==> flow/design.v (excerpt) <==
module DilatedCausal1DConv #(
    parameter integer DILATION_FACTOR = 2,
    parameter integer KERNEL_SIZE = 3,
    parameter integer INPUT_CHANNELS = 16,
    parameter integer OUTPUT_CHANNELS = 16
)(
    input clk,
    input reset,
    input wire [INPUT_CHANNELS*8-1:0] x,  
    output reg [OUTPUT_CHANNELS*8-1:0] y,  
    input h_write,
    input [7:0] h_index_channel,
    input [7:0] h_index_filter,
    input [7:0] h_value    
    );
==> flow/config.mk <==
export PLATFORM = sky130hd
export DESIGN_NAME = DilatedCausal1DConv
export DESIGN_NICKNAME = DilatedCausal1DConv
export VERILOG_FILES = /design/flow/design.v
export SDC_FILE = /design/flow/constraint.sdc
export NUM_CORES = 4
export LEC_CHECK = 0
export ABC_AREA = 0
export CAP_MARGIN = 35
export CORE_ASPECT_RATIO = 1.67
export CORE_MARGIN = 4
export CORE_UTILIZATION = 54
export CTS_CLUSTER_DIAMETER = 44
export CTS_CLUSTER_SIZE = 37
export MAX_ROUTING_LAYER = met5
export PLACE_DENSITY_LB_ADDON = 0.06
export SETUP_SLACK_MARGIN = 1.81
export SLEW_MARGIN = 20
==> flow/constraint.sdc <==
create_clock -name core_clock -period 10.0 [get_ports {clk}]
set_input_delay 2.0000 -clock core_clock [delete_from_list [all_inputs] [get_ports {clk}]]
set_output_delay 2.0000 -clock core_clock [all_outputs]
set_load 0.01 [all_outputs]
run.sh (not shown) runs the stock make flow with config.mk's settings and CLKGATE_MAP_FILE=.
Change:
ABC_AREA = 1   (was 0)
CORE_MARGIN = 2   (was 4)
CORE_UTILIZATION = 72   (was 54)
CTS_CLUSTER_DIAMETER = 243   (was 44)
CTS_CLUSTER_SIZE = 15   (was 37)
PLACE_DENSITY_LB_ADDON = 0.03   (was 0.06)
clock period = 5.34 ns   (was 10.0 ns; I/O delays follow)
Effect:
- This time the run reached the layout checks and failed them: negative setup slack
- non-clock buffer count came out higher by 2335
- die size came out lower by 22%
- final area came out higher by 15%
- utilization came out higher by 27 points
- routed wire length came out higher by about 20%
- total power came out higher by about 17%
- final cell count came out higher by about 25%
- via count came out higher by 31%
- setup slack is worse by 4.0 ns
- sequential share of layout area came out lower by 2.0 points
- global-route usage came out higher by 14 points
Change:
ABC_AREA = 0   (was 1)
CORE_ASPECT_RATIO = 1.17   (was 1.67)
CTS_CLUSTER_DIAMETER = 29   (was 243)
CTS_CLUSTER_SIZE = 37   (was 15)
PLACE_DENSITY = 0.35   (was default)
PLACE_DENSITY_LB_ADDON = default   (was 0.03)
TNS_END_PERCENT = 70   (was default)
clock period = 6.23 ns   (was 5.34 ns; I/O delays follow)
The changed run ran to the end with violations: negative setup slack.
Routed wire length came out higher by about 5.4%.
Final area came out lower by 0.65%.
Clock-buffer cell count came out higher by 212.
Synthesized area came out lower by about 5%.
Power came out higher by about 80%.
Change:
ABC_AREA = default   (was 0)
CAP_MARGIN = 20   (was 35)
CORE_ASPECT_RATIO = default   (was 1.17)
CORE_UTILIZATION = 40   (was 72)
CTS_CLUSTER_DIAMETER = default   (was 29)
CTS_CLUSTER_SIZE = default   (was 37)
MAX_ROUTING_LAYER = default   (was met5)
PLACE_DENSITY = default   (was 0.35)
SETUP_SLACK_MARGIN = default   (was 1.81)
TNS_END_PERCENT = default   (was 70)
clock period = 6.95 ns   (was 6.23 ns; I/O delays follow)
What happened: The new run went through all stages and came out clean; power went down by 35%; worst hold slack loses 0.0059 ns; setup slack gains 0.99 ns; cell count went up by 1.9%; global-route usage goes down by 23 points.
Change:
CORE_UTILIZATION = 69   (was 40)
CTS_CLUSTER_SIZE = 99   (was default)
clock period = 7.01 ns   (was 6.95 ns; I/O delays follow)
Effect: The new run produced a clean layout. Power fell by 3.6%. Worst setup slack improved by 0.059 ns. Hold slack improved by 0.0055 ns. Via count rose by 2.9%. Die size fell by 42%. Final area fell by 2.6%. Count of clock-buffer cells in the layout fell by 44. Critical path depth rose by 2. Routed wire length fell by 3.6%.

* * *

Setup of run A:
Starting RTL as in the previous note.
clock: 11.0 ns
lec_check: 0
cap_margin: 10
cell_pad_in_sites_detail_placement: 0
core_margin: 2
core_utilization: 59
cts_cluster_size: 90
gpl_timing_driven: 1
max_routing_layer: met5
min_routing_layer: met2
place_density_lb_addon: 0.16
setup_slack_margin: -0.27
slew_margin: 20
## Diff of input files: run B against run A
Settings: CTS_CLUSTER_SIZE now 10, was 90; GPL_TIMING_DRIVEN no longer set, was 1; CORE_UTILIZATION now 72, was 59; MIN_ROUTING_LAYER no longer set, was met2; PLACE_DENSITY_LB_ADDON no longer set, was 0.16; SETUP_SLACK_MARGIN no longer set, was -0.27; CTS_CLUSTER_DIAMETER now 124, previously not set; CELL_PAD_IN_SITES_DETAIL_PLACEMENT no longer set, was 0; CAP_MARGIN now 20, was 10; MAX_ROUTING_LAYER no longer set, was met5; the clock period (ns, I/O delays scaled along) now 5.19, was 11.0.
Notes after the runs:
- Summary: with run A as the reference, antenna cell count in run B moved down by more than half.
- Ran to the end and failed final checks on negative setup slack: run B.
- Of run A and run B, the higher share of power burned in the clock network belongs to run A.
- The worst setup path startpoint comes out h[19][1]$_DFFE_PP1P_ in one run and h[26][0]$_DFFE_PP1P_ in the other, namely in run A and run B respectively.
- Compared with run A, in run B routed via count has decreased; layout overhead on the synthesized area went up by 13 points.
- Of the two values seen for power group with the highest consumption, sequential cells was produced by run B and clock by run A.
For run C, these inputs were changed with respect to run B:
Settings: CTS_CLUSTER_DIAMETER changed from 124 to 345; CTS_CLUSTER_SIZE changed from 10 to 13; the clock period (ns, I/O delays scaled along) changed from 5.19 to 5.48.
## What came out
Run C ended with less fraction of met1 tracks used by global routing than run B.
| run C | all stages done | FAIL | negative setup slack |
Delta (run C minus run B): internal power contribution dropped about 12%, sequential share of power picked up an extra 2.0 points.
y[90]$_DFF_PP0_ as the end point of the critical path was reported by run C, and y[68]$_DFF_PP0_ by run B.
Run C and run B ended up with roughly the same number of nets at the end of the flow.
Lower share of total power in the clock network goes to run C over run B.
Run C against run B: area growth from synthesis to layout went down by 0.50 points; clock latency at the later pin of the worst-skew pair went down by 0.02 ns.
Worst IR drop on VDD was higher in run B than in run C.
Power and IR drop assume default switching activity.
